== job 2375 ==
==> flow/design.v <==
module pow_5_pipe
(
    input             clock,
    input      [17:0] n,
    output reg [17:0] n_pow_5
);
    reg [17:0] n_1, n_2, n_3;
    reg [17:0] n_pow_2, n_pow_3, n_pow_4;
    always @(posedge clock)
    begin
        n_1 <= n;
        n_2 <= n_1;
        n_3 <= n_2;
        n_pow_2 <= n * n;
        n_pow_3 <= n_pow_2 * n_1;
        n_pow_4 <= n_pow_3 * n_2;
        n_pow_5 <= n_pow_4 * n_3;
    end
endmodule
clock: 4.24 ns
lec_check: 0
abc_area: 0
cap_margin: 40
core_margin: 2
core_utilization: 71
cts_cluster_size: 41
hold_slack_margin: -0.1
max_routing_layer: met4
place_density: 0.62
setup_slack_margin: 0.19
slew_margin: 20
tns_end_percent: 5
run.sh (not shown) runs the stock make flow with config.mk's settings and CLKGATE_MAP_FILE=.
The final report for job 2375 shows a completed flow and a layout that fails verification, specifically setup timing.
[inputs] job 6416 vs job 2375
# job 2375
export LEC_CHECK = 0
export ABC_AREA = 0
export CAP_MARGIN = 40
export CORE_MARGIN = 2
export CORE_UTILIZATION = 71
export CTS_CLUSTER_SIZE = 41
export HOLD_SLACK_MARGIN = -0.1
export MAX_ROUTING_LAYER = met4
export PLACE_DENSITY = 0.62
export SETUP_SLACK_MARGIN = 0.19
export SLEW_MARGIN = 20
export TNS_END_PERCENT = 5
create_clock -name core_clock -period 4.24 [get_ports {clock}]
# job 6416
export LEC_CHECK = 0
export CAP_MARGIN = 20
export CORE_MARGIN = 2
export CORE_UTILIZATION = 40
export SLEW_MARGIN = 20
create_clock -name core_clock -period 6.4 [get_ports {clock}]
Results
- Job 6416: full flow OK, the timing, DRC and antenna checks passed
- The fraction of standard cell area that is sequential reported for job 6416 is greater than that of job 2375 by 0.56 points.
- For job 2375, the standard cell with the maximum stage delay on the critical path was fa_2, unlike job 6416, where it was clkdlybuf4s50_1.
- Job 6416: total met3 wirelength after detailed routing is about 40% lower than what job 2375 reported.
- The hold slack of job 6416 was inferior to that of job 2375.
Relative to job 6416, the following input files were edited for job 6009:
# job 6416
export LEC_CHECK = 0
export CAP_MARGIN = 20
export CORE_MARGIN = 2
export CORE_UTILIZATION = 40
export SLEW_MARGIN = 20
create_clock -name core_clock -period 6.4 [get_ports {clock}]
# job 6009
export LEC_CHECK = 0
export CAP_MARGIN = 20
export CORE_MARGIN = 2
export CORE_UTILIZATION = 40
export SLEW_MARGIN = 20
create_clock -name core_clock -period 6.23 [get_ports {clock}]
--- outcome ---
Between job 6416 and job 6009, the difference in fraction of area in registers is negligible.
Compared with job 6416, in job 6009 cell area held steady; wire length about even.

* * *

== job 101 ==
RTL: the design.v shown in full above, as it stands there.
Settings: LEC_CHECK=0, ABC_AREA=1, CAP_MARGIN=0, CORE_MARGIN=2, CORE_UTILIZATION=72, CTS_CLUSTER_DIAMETER=210, PLACE_DENSITY_LB_ADDON=0.02, SETUP_SLACK_MARGIN=1.0, SLEW_MARGIN=20; clock period 3.46 ns.
FAIL job 101 @ 5_1_grt: tool exited with error
Changes in job 102 relative to job 101:
- CAP_MARGIN changed from 0 to 20
- SETUP_SLACK_MARGIN removed (was 1.0)
- CTS_CLUSTER_DIAMETER removed (was 210)
- CORE_UTILIZATION changed from 72 to 65
- PLACE_DENSITY_LB_ADDON removed (was 0.02)
- ABC_AREA removed (was 1)
- the clock period (ns, I/O delays scaled along) changed from 3.46 to 5.23
--- outcome ---
The flow for job 102 finished, though final verification flagged negative setup slack. Higher post-synthesis simple-gate area fraction was reported by job 101, not job 102. Delta (job 102 minus job 101): share of the core filled by cells before placement lost 8.1 points; post-synthesis instance area lost 6.7%.
## Diff of input files: job 103 against job 102
- CORE_UTILIZATION: 65 -> 64
- CTS_CLUSTER_DIAMETER: unset -> 306
- CTS_CLUSTER_SIZE: unset -> 100
- the clock period (ns, I/O delays scaled along): 5.23 -> 6.4
Findings:
Ran to the end and failed final checks on negative setup slack: job 102. Job 103 did not stop at any stage, and its layout met the timing, DRC and antenna checks. The post-route setup TNS in job 103 sits 84 ps above the value recorded for job 102. The end point of the critical path comes out n_pow_2[15] in one run and n_pow_2[16] in the other, namely in job 103 and job 102 respectively. From job 103 to job 102, count of multi-input combinational gates did not move at all. On job 103: cell area reported after detailed placement is about 4% lower than what job 102 gave. Taking job 102 as the reference point, the met2 layer usage reported by global route of job 103 falls by 0.93 points. Job 103 against job 102: number of buffers inserted to repair setup after CTS fell by 6; area used by sequential logic in the layout fell by 29 sq um.

* * *

## v10
RTL: the design.v shown in full above, as it stands there.
Settings: LEC_CHECK=0, ABC_AREA=0, CAP_MARGIN=40, CORE_MARGIN=2, CORE_UTILIZATION=38, CTS_CLUSTER_DIAMETER=396, CTS_CLUSTER_SIZE=99, PLACE_DENSITY=0.68, SETUP_SLACK_MARGIN=0.19, SLEW_MARGIN=20, TNS_END_PERCENT=5; clock period 4.34 ns.
The flow completed for v10, but it is not clean: the layout still shows setup timing.
#### Input delta (v31 over v10)
# v10
export LEC_CHECK = 0
export ABC_AREA = 0
export CAP_MARGIN = 40
export CORE_MARGIN = 2
export CORE_UTILIZATION = 38
export CTS_CLUSTER_DIAMETER = 396
export CTS_CLUSTER_SIZE = 99
export PLACE_DENSITY = 0.68
export SETUP_SLACK_MARGIN = 0.19
export SLEW_MARGIN = 20
export TNS_END_PERCENT = 5
create_clock -name core_clock -period 4.34 [get_ports {clock}]
# v31
export LEC_CHECK = 0
export ABC_AREA = 0
export CAP_MARGIN = 40
export CORE_MARGIN = 2
export CORE_UTILIZATION = 67
export PLACE_DENSITY = 0.6
export SETUP_SLACK_MARGIN = 0.19
export SLEW_MARGIN = 20
create_clock -name core_clock -period 5.16 [get_ports {clock}]
### Flow results
Status for v10 and v31: no clean run
Completing all stages was not enough for v10: its layout failed the final checks because of setup timing.
Compared with v10, v31 shows detailed-placement wirelength estimate that has gone down slightly.
Post-synthesis to final-layout area growth was higher in the run labelled v10.
Between v10 and v31, the required time at the endpoint of the critical path is lower for v10.
Per the comparison of v31 with v10, final routed wirelength across all metal layers picked up an extra about 8%, top fanout value on the critical path saw an increase, die boundary width -24%.
For v5, these inputs were changed with respect to v31:
# v31
export LEC_CHECK = 0
export ABC_AREA = 0
export CAP_MARGIN = 40
export CORE_MARGIN = 2
export CORE_UTILIZATION = 67
export PLACE_DENSITY = 0.6
export SETUP_SLACK_MARGIN = 0.19
export SLEW_MARGIN = 20
create_clock -name core_clock -period 5.16 [get_ports {clock}]
# v5
export LEC_CHECK = 0
export CAP_MARGIN = 20
export CORE_MARGIN = 2
export CORE_UTILIZATION = 72
export CTS_CLUSTER_DIAMETER = 85
export PLACE_DENSITY_LB_ADDON = 0.26
export SLEW_MARGIN = 40
create_clock -name core_clock -period 5.16 [get_ports {clock}]
--- outcome ---
In v5 the implementation completed, yet the final layout does not meet the checks, the culprit being setup timing. Completing all stages was not enough for v31: its layout failed the final checks because of setup timing. v5 vs v31 — stage delay of the slowest cell on the critical path rose 0.07 ns. Worst slack on hold paths ended up 0.0074 ns higher on v5 than on v31. Compared with v31, the router placed more vias in v5. When v5 is measured against v31, its total global-route track usage turns out 6.6 points higher. Re count of plain and timing-repair buffers in the layout: v5 is 32 down on v31.
Relative to v5, the following input files were edited for v43:
# v5
export LEC_CHECK = 0
export CAP_MARGIN = 20
export CORE_MARGIN = 2
export CORE_UTILIZATION = 72
export CTS_CLUSTER_DIAMETER = 85
export PLACE_DENSITY_LB_ADDON = 0.26
export SLEW_MARGIN = 40
create_clock -name core_clock -period 5.16 [get_ports {clock}]
# v43
export LEC_CHECK = 0
export CAP_MARGIN = 20
export CORE_MARGIN = 2
export CORE_UTILIZATION = 72
export PLACE_DENSITY_LB_ADDON = 0.26
export SETUP_SLACK_MARGIN = 0.79
export SLEW_MARGIN = 20
create_clock -name core_clock -period 6.4 [get_ports {clock}]
--- outcome ---
Across v5 and v43, a clean result was obtained everywhere but in v5.
What the final checks of v5 revealed, after a flow that finished every stage, was a layout that fails on setup timing.
[v43] final setup skew fell 0.0072 ns relative to v5
The multi-input gate share of the layout cell area number comes out higher for v43 vs v5.
Diff v5 -> v43: count of cell instances traversed by the critical path shows an increase of 1; non-clock buffer contribution to total cell area shows a reduction of 5.0 points.
v43 ends up with a final period utilization that is 19 points lower than in v5.
From v43 to v5, reported max-cap violation count did not move at all.
Minimum setup slack in the final design: v43 > v5
Lower last weighted congestion value of the routability-driven placer goes to v43 over v5.

* * *

Setup of job 415:
// pow_5_pipe: RTL as listed in full above, without the edits since
make LEC_CHECK=0 CAP_MARGIN=20 CORE_MARGIN=2 CORE_UTILIZATION=40 GPL_TIMING_DRIVEN=0 PLACE_DENSITY_LB_ADDON=0.09 SETUP_SLACK_MARGIN=0.51 SLEW_MARGIN=25 finish   # period 6.4 ns
Job 415 ran to completion and came out clean on the timing, DRC and antenna checks.
For job 7794, these inputs were changed with respect to job 415:
Settings: PLACE_DENSITY_LB_ADDON no longer set, was 0.09; GPL_TIMING_DRIVEN no longer set, was 0; SLEW_MARGIN now 20, was 25; CTS_CLUSTER_DIAMETER now 210, previously not set; CTS_CLUSTER_SIZE now 99, previously not set; TNS_END_PERCENT now 25, previously not set; SETUP_SLACK_MARGIN no longer set, was 0.51.
Per the final summary, job 7794 finished and its layout is clean on timing, DRC and antenna. Cmp job 415 and job 7794 / final weighted congestion in routability-driven placement / lower: job 7794. Post-route minimum period (lower): job 415. On sequential share of layout area, job 415 and job 7794 are neck and neck.
--- input diff job 7794..job 122 ---
Settings: a deleted TNS_END_PERCENT that had been 25; a change of CTS_CLUSTER_DIAMETER from 210 to 264; a change of CORE_MARGIN from 2 to 9; a change of CTS_CLUSTER_SIZE from 99 to 100.
Findings:
The higher total routing usage reported by global routing came out of job 7794. Re count of clock-buffer cells in the layout: job 122 and job 7794 aren't equal, and the lower value belongs to job 7794. Diff job 7794..job 122 | layout overhead on the synthesized area | negligible. Of job 122 and job 7794, the run reporting the higher non-clock buffer count in the final layout was job 122. Between job 122 and job 7794, the fmax figures differ only marginally. Compared with job 7794, job 122 shows horizontal die size higher by 6.0%. Diff job 7794..job 122 | total of flip-flops plus latches after synthesis | unchanged. Changes observed in job 122 relative to job 7794: register-to-register slack roughly the same.
What job 2841 does differently from job 122 at the input level:
Settings: clearing CTS_CLUSTER_SIZE, which used to be 100; clearing CTS_CLUSTER_DIAMETER, which used to be 264; swapping 9 for 2 in CORE_MARGIN; swapping 6.4 for 5.21 in the clock period (ns, I/O delays scaled along).
==> results <==
Job 2841: all stages done; final checks FAILED (setup timing). Job 2841: number of placed cells counting well taps is about 4.4% higher than what job 122 reported. Side by side, final wirelength turned out higher in job 2841 than in job 122. Between job 2841 and job 122, non-clock buffer total of the final layout is lower for job 122, job 2841 comes in above that.
